## try-tundra
// mainModule
module mainModule(
		input clk, input reset,
		output [31:0] imem_addr, input [31:0] imem_data,
		output wb_alu_we, output [2:0] wb_alu_rd, output [31:0] wb_alu_data,
		output wb_mem_we, output [2:0] wb_mem_rd, output [7:0] wb_mem_data,
		output [3:0] flags
	);
Size: roughly 4400 cells after synthesis, ~620 flip-flops.
export LEC_CHECK = 0
export CAP_MARGIN = 20
export CORE_MARGIN = 2
export CORE_UTILIZATION = 72
export CTS_CLUSTER_SIZE = 57
export PLACE_DENSITY_LB_ADDON = 0.0
export SETUP_SLACK_MARGIN = -0.4
export SLEW_MARGIN = 20
create_clock -name core_clock -period 5.17 [get_ports {clk}]
run.sh (not shown) runs the stock make flow with config.mk's settings and CLKGATE_MAP_FILE=.
Although it ran to completion, try-tundra produced a layout that fails the final checks because of negative setup slack.
What try-yarrow does differently from try-tundra at the input level:
# try-tundra
export LEC_CHECK = 0
export CAP_MARGIN = 20
export CORE_MARGIN = 2
export CORE_UTILIZATION = 72
export CTS_CLUSTER_SIZE = 57
export PLACE_DENSITY_LB_ADDON = 0.0
export SETUP_SLACK_MARGIN = -0.4
export SLEW_MARGIN = 20
create_clock -name core_clock -period 5.17 [get_ports {clk}]
# try-yarrow
export LEC_CHECK = 0
export CAP_MARGIN = 20
export CORE_MARGIN = 2
export CORE_UTILIZATION = 60
export PLACE_DENSITY = 0.6
export SLEW_MARGIN = 20
create_clock -name core_clock -period 6.5 [get_ports {clk}]
### Flow results
try-yarrow reached the final stage; the timing, DRC and antenna checks on its layout passed.
In try-yarrow, count of plain and timing-repair buffers is lower than in try-tundra.
Between try-yarrow and try-tundra, it is try-yarrow whose antenna diode count is lower, by 1.
Of try-tundra and try-yarrow, try-yarrow shows the lower count of TritonRoute iterations in the first routing pass, with try-tundra above it.
Relative to try-yarrow, the following input files were edited for try-sierra:
# try-yarrow
export LEC_CHECK = 0
export CAP_MARGIN = 20
export CORE_MARGIN = 2
export CORE_UTILIZATION = 60
export PLACE_DENSITY = 0.6
export SLEW_MARGIN = 20
create_clock -name core_clock -period 6.5 [get_ports {clk}]
# try-sierra
export LEC_CHECK = 0
export CAP_MARGIN = 20
export CORE_MARGIN = 2
export CORE_UTILIZATION = 70
export CTS_CLUSTER_SIZE = 31
export SLEW_MARGIN = 20
create_clock -name core_clock -period 5.87 [get_ports {clk}]
==> results <==
- Although it ran to completion, try-sierra produced a layout that fails the final checks because of negative setup slack.
- Height of the die in try-sierra is 18 um below try-yarrow.
- Between try-yarrow and try-sierra, combinational share of power increased.
- Diff try-sierra..try-yarrow | mapped cell area | unchanged
- Going from try-yarrow to try-sierra, number of nets at floorplan comparable, overall power of the completed layout now larger, final-layout fill cell count now smaller, final estimated routing congestion in global placement now larger, placed instance area now larger.
- Summary — global-route usage, try-sierra relative to try-yarrow: higher, by 6.2 points.
- Compared with try-yarrow, in try-sierra final worst slack has decreased; area growth from synthesis to layout has increased.
Input-level comparison between try-nickel and try-sierra:
# try-sierra
export LEC_CHECK = 0
export CAP_MARGIN = 20
export CORE_MARGIN = 2
export CORE_UTILIZATION = 70
export CTS_CLUSTER_SIZE = 31
export SLEW_MARGIN = 20
create_clock -name core_clock -period 5.87 [get_ports {clk}]
# try-nickel
export LEC_CHECK = 0
export CAP_MARGIN = 20
export CORE_MARGIN = 2
export CORE_UTILIZATION = 70
export CTS_CLUSTER_SIZE = 37
export PLACE_DENSITY = 0.6
export SLEW_MARGIN = 20
create_clock -name core_clock -period 5.0 [get_ports {clk}]
--- outcome ---
Finished, but not clean: try-nickel, with negative setup slack.
Taking try-sierra as the reference, in try-nickel ratio of total power to cell area grew by 70 nW/um^2; worst setup slack shrank by 1190 ps; switching share of power held steady; share of the final layout cell area in sequential cells shrank by 2.0 points; proportion of power drawn by combinational gates grew by 3.2 points.
Final setup violation count (try-nickel over try-sierra): increase, 24
Compared with try-sierra, try-nickel instantiates a larger number of standard cells.
For try-sierra, the first element of the critical path was theMEMStage.p4.reg_mem_rd.d2.q, unlike try-nickel, where it was theIDStage.p2.reg_alu_rn.d2.q.
## Diff of input files: try-indigo against try-nickel
# try-nickel
export LEC_CHECK = 0
export CAP_MARGIN = 20
export CORE_MARGIN = 2
export CORE_UTILIZATION = 70
export CTS_CLUSTER_SIZE = 37
export PLACE_DENSITY = 0.6
export SLEW_MARGIN = 20
create_clock -name core_clock -period 5.0 [get_ports {clk}]
# try-indigo
export LEC_CHECK = 0
export CAP_MARGIN = 20
export CORE_MARGIN = 2
export CORE_UTILIZATION = 40
export PLACE_DENSITY = 0.6
export SLEW_MARGIN = 20
create_clock -name core_clock -period 8.25 [get_ports {clk}]
==> results <==
try-indigo: PASS, flow complete, no timing, DRC or antenna violations
The power density over cell area in try-indigo is 0.61 times that in try-nickel.
Compared with try-nickel, in try-indigo sum of negative setup slack went up by 12560 ps, clock-cell share of area went up by 0.69 points, area of the multi-input gates went down by about 4%.
Looking at horizontal die dimension across try-nickel and try-indigo, the one that comes out higher is try-indigo.
Compared with try-nickel, in try-indigo met3 wirelength from detailed routing saw a decrease, required time of the critical path went up by 3240 ps.
> inputs changed (try-indigo -> try-fjord)
# try-indigo
export LEC_CHECK = 0
export CAP_MARGIN = 20
export CORE_MARGIN = 2
export CORE_UTILIZATION = 40
export PLACE_DENSITY = 0.6
export SLEW_MARGIN = 20
create_clock -name core_clock -period 8.25 [get_ports {clk}]
# try-fjord
export LEC_CHECK = 0
export CAP_MARGIN = 20
export CORE_MARGIN = 2
export CORE_UTILIZATION = 66
export PLACE_DENSITY = 0.6
export SLEW_MARGIN = 20
create_clock -name core_clock -period 5.92 [get_ports {clk}]
### Flow results
- Although try-fjord finished all stages, its layout failed final checks on negative setup slack.
- try-indigo → try-fjord: overall power +44%; top fanout value on the critical path shows a reduction of 7; flip-flop and latch share of the layout cell area now sits lower.

Starting RTL as in the previous note.
==> flow/design.v (excerpt) <==
module mainModule(
		input clk, input reset,
		output [31:0] imem_addr, input [31:0] imem_data,
		output wb_alu_we, output [2:0] wb_alu_rd, output [31:0] wb_alu_data,
		output wb_mem_we, output [2:0] wb_mem_rd, output [7:0] wb_mem_data,
		output [3:0] flags
	);
clock: 10.2 ns
lec_check: 0
cap_margin: 35
cell_pad_in_sites_detail_placement: 1
cell_pad_in_sites_global_placement: 3
core_aspect_ratio: 1.07
core_margin: 2
core_utilization: 67
cts_cluster_diameter: 245
cts_cluster_size: 19
min_routing_layer: met1
place_density: 0.89
setup_slack_margin: -0.75
slew_margin: 20
The starting point ended with an error in global placement without I/O.
==> next run, changes <==
Settings changed: CAP_MARGIN 35 to 20, CELL_PAD_IN_SITES_DETAIL_PLACEMENT 1 to default, CELL_PAD_IN_SITES_GLOBAL_PLACEMENT 3 to default, CORE_ASPECT_RATIO 1.07 to default, CORE_UTILIZATION 67 to 55, CTS_CLUSTER_DIAMETER 245 to default, CTS_CLUSTER_SIZE 19 to default, MIN_ROUTING_LAYER met1 to default, PLACE_DENSITY 0.89 to default, SETUP_SLACK_MARGIN -0.75 to default.
Clock period 10.2 ns to 4.58 ns, I/O delays scaled along.
Result: The changed run completed, yet does not pass: setup timing. Synthesized area does not change. Die size increases by 21%. Synthesized cell count is unchanged.
==> next run, changes <==
Settings changed: CELL_PAD_IN_SITES_GLOBAL_PLACEMENT from default to 0, CORE_UTILIZATION 55 to 70, CTS_CLUSTER_DIAMETER from default to 245, HOLD_SLACK_MARGIN from default to -0.09, MAX_ROUTING_LAYER from default to met4, MIN_ROUTING_LAYER from default to met1, PLACE_DENSITY from default to 0.64, SETUP_SLACK_MARGIN from default to 0.52.
The changed run completed, yet does not pass: setup timing.
Maximum frequency hardly moves.
Combinational power went up by 3.3%.
Non-clock buffer count grows by 9.
Via count goes up by 6.5%.
Final area came out lower by 0.32%.
Synthesized area stays the same.
Die area shrinks by 21%.
Register-to-register slack is about the same.
==> next run, changes <==
Settings changed: CORE_UTILIZATION 70 to 65, HOLD_SLACK_MARGIN -0.09 to default, MAX_ROUTING_LAYER met4 to default, PLACE_DENSITY 0.64 to default, SETUP_SLACK_MARGIN 0.52 to default, TNS_END_PERCENT from default to 15.
Clock period 4.58 ns to 3.34 ns, I/O delays scaled along.
The changed run finished but failed the layout checks on setup timing. Global-route usage drops by 5.1 points. Clock-buffer cell count shrinks by 11. Routed wire length drops slightly. Total power is higher by well over a third. Design area goes up slightly. Synthesized area does not change. Final cell count goes up by a few percent.
==> next run, changes <==
Settings changed: CELL_PAD_IN_SITES_GLOBAL_PLACEMENT 0 to default, CORE_UTILIZATION 65 to 59, CTS_CLUSTER_DIAMETER 245 to default, MIN_ROUTING_LAYER met1 to default, TNS_END_PERCENT 15 to default.
Clock period 3.34 ns to 4.58 ns, I/O delays scaled along.
Outcome:
- The changed run finished but failed the layout checks on setup timing
- global-route usage drops by 4.8 points
- routed wire length falls by 0.96%
- core utilization drops by 7.9 points
- via count came out lower by 3.3%
- synthesized area is unchanged
- sequential cell count does not change
- power fell by 27%
- clock-buffer cell count increases by 1
- final area drops by 0.74%
- die area increases by 10%
==> next run, changes <==
Settings changed: CORE_UTILIZATION 59 to 70, CTS_CLUSTER_SIZE from default to 31, MAX_ROUTING_LAYER from default to met4, SETUP_SLACK_MARGIN from default to 1.15.
The new run finished with setup timing left.
Combinational power rose by about 10%.
Critical path depth increases by 2.
Design area is higher by about 1.3%.
Routed wire length is higher by about 10%.
Register-to-register slack degrades by 0.25 ns.
Non-clock buffer count is higher by 37.
Die size decreases by 15%.

Setup of amber:
mainModule again, from the RTL that the note above started with.
clock: 5.61 ns
lec_check: 0
cap_margin: 20
core_margin: 2
core_utilization: 72
cts_cluster_diameter: 373
cts_cluster_size: 14
place_density_lb_addon: 0.08
setup_slack_margin: 0.5
slew_margin: 20
In amber the implementation ran to completion but is not tape-out ready, as the final checks report negative setup slack.
The inputs of raven differ from those of amber as listed below.
- CTS_CLUSTER_DIAMETER removed (was 373)
- PLACE_DENSITY newly set to 0.6
- CTS_CLUSTER_SIZE removed (was 14)
- CORE_UTILIZATION changed from 72 to 40
- PLACE_DENSITY_LB_ADDON removed (was 0.08)
- SETUP_SLACK_MARGIN removed (was 0.5)
- the clock period (ns, I/O delays scaled along) changed from 5.61 to 11.5
## What came out
- Looking at the reports, raven completed the entire flow and the layout it produced met the timing, DRC and antenna checks.
- Route | raven vs amber | wire longer in raven
- raven ends up with lower cell internal power dissipation than amber does.
- Setup slack of the critical path after layout (higher): raven
- Re number of gates given a new drive strength after cts: raven is 81 down on amber.
- Run comparison: raven uppermost metal layer occupied by signal nets met4; amber uppermost metal layer occupied by signal nets met5

Setup of P:
mainModule again, from the RTL that the note above started with.
clock: 2.66 ns
lec_check: 0
cap_margin: 20
cell_pad_in_sites_global_placement: 0
core_aspect_ratio: 0.91
core_margin: 2
core_utilization: 58
cts_cluster_diameter: 33
min_routing_layer: met1
place_density: 0.64
slew_margin: 20
tns_end_percent: 15
Every stage of P finished as expected; the final checks, on the other hand, flagged setup timing, which means the layout fails.
### P -> Q
- CORE_ASPECT_RATIO no longer set, was 0.91
- SETUP_SLACK_MARGIN now -0.36, previously not set
- CORE_UTILIZATION now 72, was 58
- MAX_ROUTING_LAYER now met4, previously not set
- TNS_END_PERCENT no longer set, was 15
- CTS_CLUSTER_DIAMETER now 245, was 33
- the clock period (ns, I/O delays scaled along) now 4.58, was 2.66
Findings:
- Count of instances resized after the clock tree is built (lower): Q
- Diff P and Q: floorplan-stage core utilization lower in P
- H-tree depth in Q is 1 lower than in P
- In Q the implementation ran to completion but is not tape-out ready, as the final checks report setup timing.
- Q: total power lower than P
- Against P, setup slack in Q came out better.
- Post-route worst hold slack: Q better than P
- Going from P to Q, switching share of power increased by 3.5 points relative to the old numbers; utilization increased by 7.9 points relative to the old numbers.
- Flip-flop count: P vs Q identical
- First-pass GRT wire length, P and Q, lower one = Q.
Setup changes, Q to R
- CORE_UTILIZATION: 72 -> 53
- TNS_END_PERCENT: unset -> 15
- SETUP_SLACK_MARGIN: -0.36 -> unset
- MAX_ROUTING_LAYER: met4 -> unset
- the clock period (ns, I/O delays scaled along): 4.58 -> 2.66
[summary]
R: complete, dirty (setup timing)
Comparing Q against R, there is no change at all in number of routed nets with antenna violations.
Against Q, final HPWL from detailed placement in R rose by more than 10%.
Going from Q to R, wire length now larger, multi-input gate share of total cell area lost 2.4 points, smallest hold slack shrank by 0.015 ns.
Q -> R: die size increased by more than a quarter
The run with more setup slack is Q; R has less.
Number of clock buffers in the layout came out higher on R than on Q.
Register-to-register slack on R is down relative to Q.
Changes in S relative to R:
- CORE_UTILIZATION changed from 53 to 65
- PLACE_DENSITY removed (was 0.64)
- CTS_CLUSTER_DIAMETER changed from 245 to 33
- CORE_ASPECT_RATIO newly set to 0.91
- the clock period (ns, I/O delays scaled along) changed from 2.66 to 3.68
## What came out
- No crash in S: every stage finished, but the layout fails its final checks due to setup timing.
- Cmp R and S / fraction of power spent switching nets / higher: R
- Diff R -> S | worst hold margin | decrease of 0.0032 ns
- Delta (S minus R): routed length per instance moved up; total length of routed wires shows an increase of 0.63%; overall via count from detail_route went up about 5%; final cycle utilization of the critical path now sits lower.

Starting RTL as in the previous note.
==> flow/config.mk <==
export PLATFORM = sky130hd
export DESIGN_NAME = mainModule
export DESIGN_NICKNAME = mainModule
export VERILOG_FILES = /design/flow/design.v
export SDC_FILE = /design/flow/constraint.sdc
export NUM_CORES = 4
export LEC_CHECK = 0
export CAP_MARGIN = 20
export CORE_MARGIN = 2
export CORE_UTILIZATION = 72
export CTS_CLUSTER_SIZE = 14
export PLACE_DENSITY = 0.6
export SETUP_SLACK_MARGIN = 0.5
export SLEW_MARGIN = 20
==> flow/constraint.sdc <==
create_clock -name core_clock -period 5.92 [get_ports {clk}]
set_input_delay 1.1840 -clock core_clock [delete_from_list [all_inputs] [get_ports {clk}]]
set_output_delay 1.1840 -clock core_clock [all_outputs]
set_load 0.01 [all_outputs]
The first run finished but fails on setup timing.
Next try:
--- a/flow/config.mk
+++ b/flow/config.mk
@@ -9,6 +9,4 @@
 export CORE_MARGIN = 2
-export CORE_UTILIZATION = 72
-export CTS_CLUSTER_SIZE = 14
+export CORE_UTILIZATION = 47
 export PLACE_DENSITY = 0.6
-export SETUP_SLACK_MARGIN = 0.5
 export SLEW_MARGIN = 20
==> flow/constraint.sdc (replaced) <==
create_clock -name core_clock -period 8.25 [get_ports {clk}]
set_input_delay 1.6500 -clock core_clock [delete_from_list [all_inputs] [get_ports {clk}]]
set_output_delay 1.6500 -clock core_clock [all_outputs]
set_load 0.01 [all_outputs]
Result:
- Now the flow finished clean
- synthesized cell count stays the same
- cell area fell by a few percent
- hold slack gets worse by 9.6 ps
- area after synthesis is unchanged
- power drops by a quarter to a third
- maximum frequency drops by about a fifth
- cell count goes up by a few percent
Next try:
--- a/flow/config.mk
+++ b/flow/config.mk
@@ -9,3 +9,3 @@
 export CORE_MARGIN = 2
-export CORE_UTILIZATION = 47
+export CORE_UTILIZATION = 37
 export PLACE_DENSITY = 0.6
==> flow/constraint.sdc (replaced) <==
create_clock -name core_clock -period 11.1 [get_ports {clk}]
set_input_delay 2.2200 -clock core_clock [delete_from_list [all_inputs] [get_ports {clk}]]
set_output_delay 2.2200 -clock core_clock [all_outputs]
set_load 0.01 [all_outputs]
After rerunning: Total power fell by 24%. Worst setup slack gains 2000 ps. Routed wire length rose by 2.5%. Register-to-register slack improves by 2000 ps. Global-route usage came out lower by 6.7 points.
Next try:
--- a/flow/config.mk
+++ b/flow/config.mk
@@ -9,4 +9,5 @@
 export CORE_MARGIN = 2
-export CORE_UTILIZATION = 37
+export CORE_UTILIZATION = 40
 export PLACE_DENSITY = 0.6
+export SETUP_SLACK_MARGIN = 0.43
 export SLEW_MARGIN = 20
==> flow/constraint.sdc (replaced) <==
create_clock -name core_clock -period 8.25 [get_ports {clk}]
set_input_delay 1.6500 -clock core_clock [delete_from_list [all_inputs] [get_ports {clk}]]
set_output_delay 1.6500 -clock core_clock [all_outputs]
set_load 0.01 [all_outputs]
Final area shrinks by 0.61%.
Cell count went down by 1.7%.
Combinational power rose by about 33%.
Sequential power went up by about 37%.
Wire length falls by about 1%.
Global-route usage came out higher by 2.1 points.
Power climbs by 32%.
Clock skew shrinks by 14 ps.
Sequential share of layout area went up by 0.21 points.
Non-clock buffer count grows by 4.
Next try:
--- a/flow/config.mk
+++ b/flow/config.mk
@@ -9,5 +9,4 @@
 export CORE_MARGIN = 2
-export CORE_UTILIZATION = 40
-export PLACE_DENSITY = 0.6
-export SETUP_SLACK_MARGIN = 0.43
+export CORE_UTILIZATION = 64
+export SETUP_SLACK_MARGIN = 1.98
 export SLEW_MARGIN = 20
==> flow/constraint.sdc (replaced) <==
create_clock -name core_clock -period 7.38 [get_ports {clk}]
set_input_delay 1.4760 -clock core_clock [delete_from_list [all_inputs] [get_ports {clk}]]
set_output_delay 1.4760 -clock core_clock [all_outputs]
set_load 0.01 [all_outputs]
Outcome: Final area is higher by 1.7%; final cell count decreases by 5.8%; routed wire length drops by 5.0%; register-to-register slack improved by 490 ps.
Power is estimated from default activity; no workload was simulated.
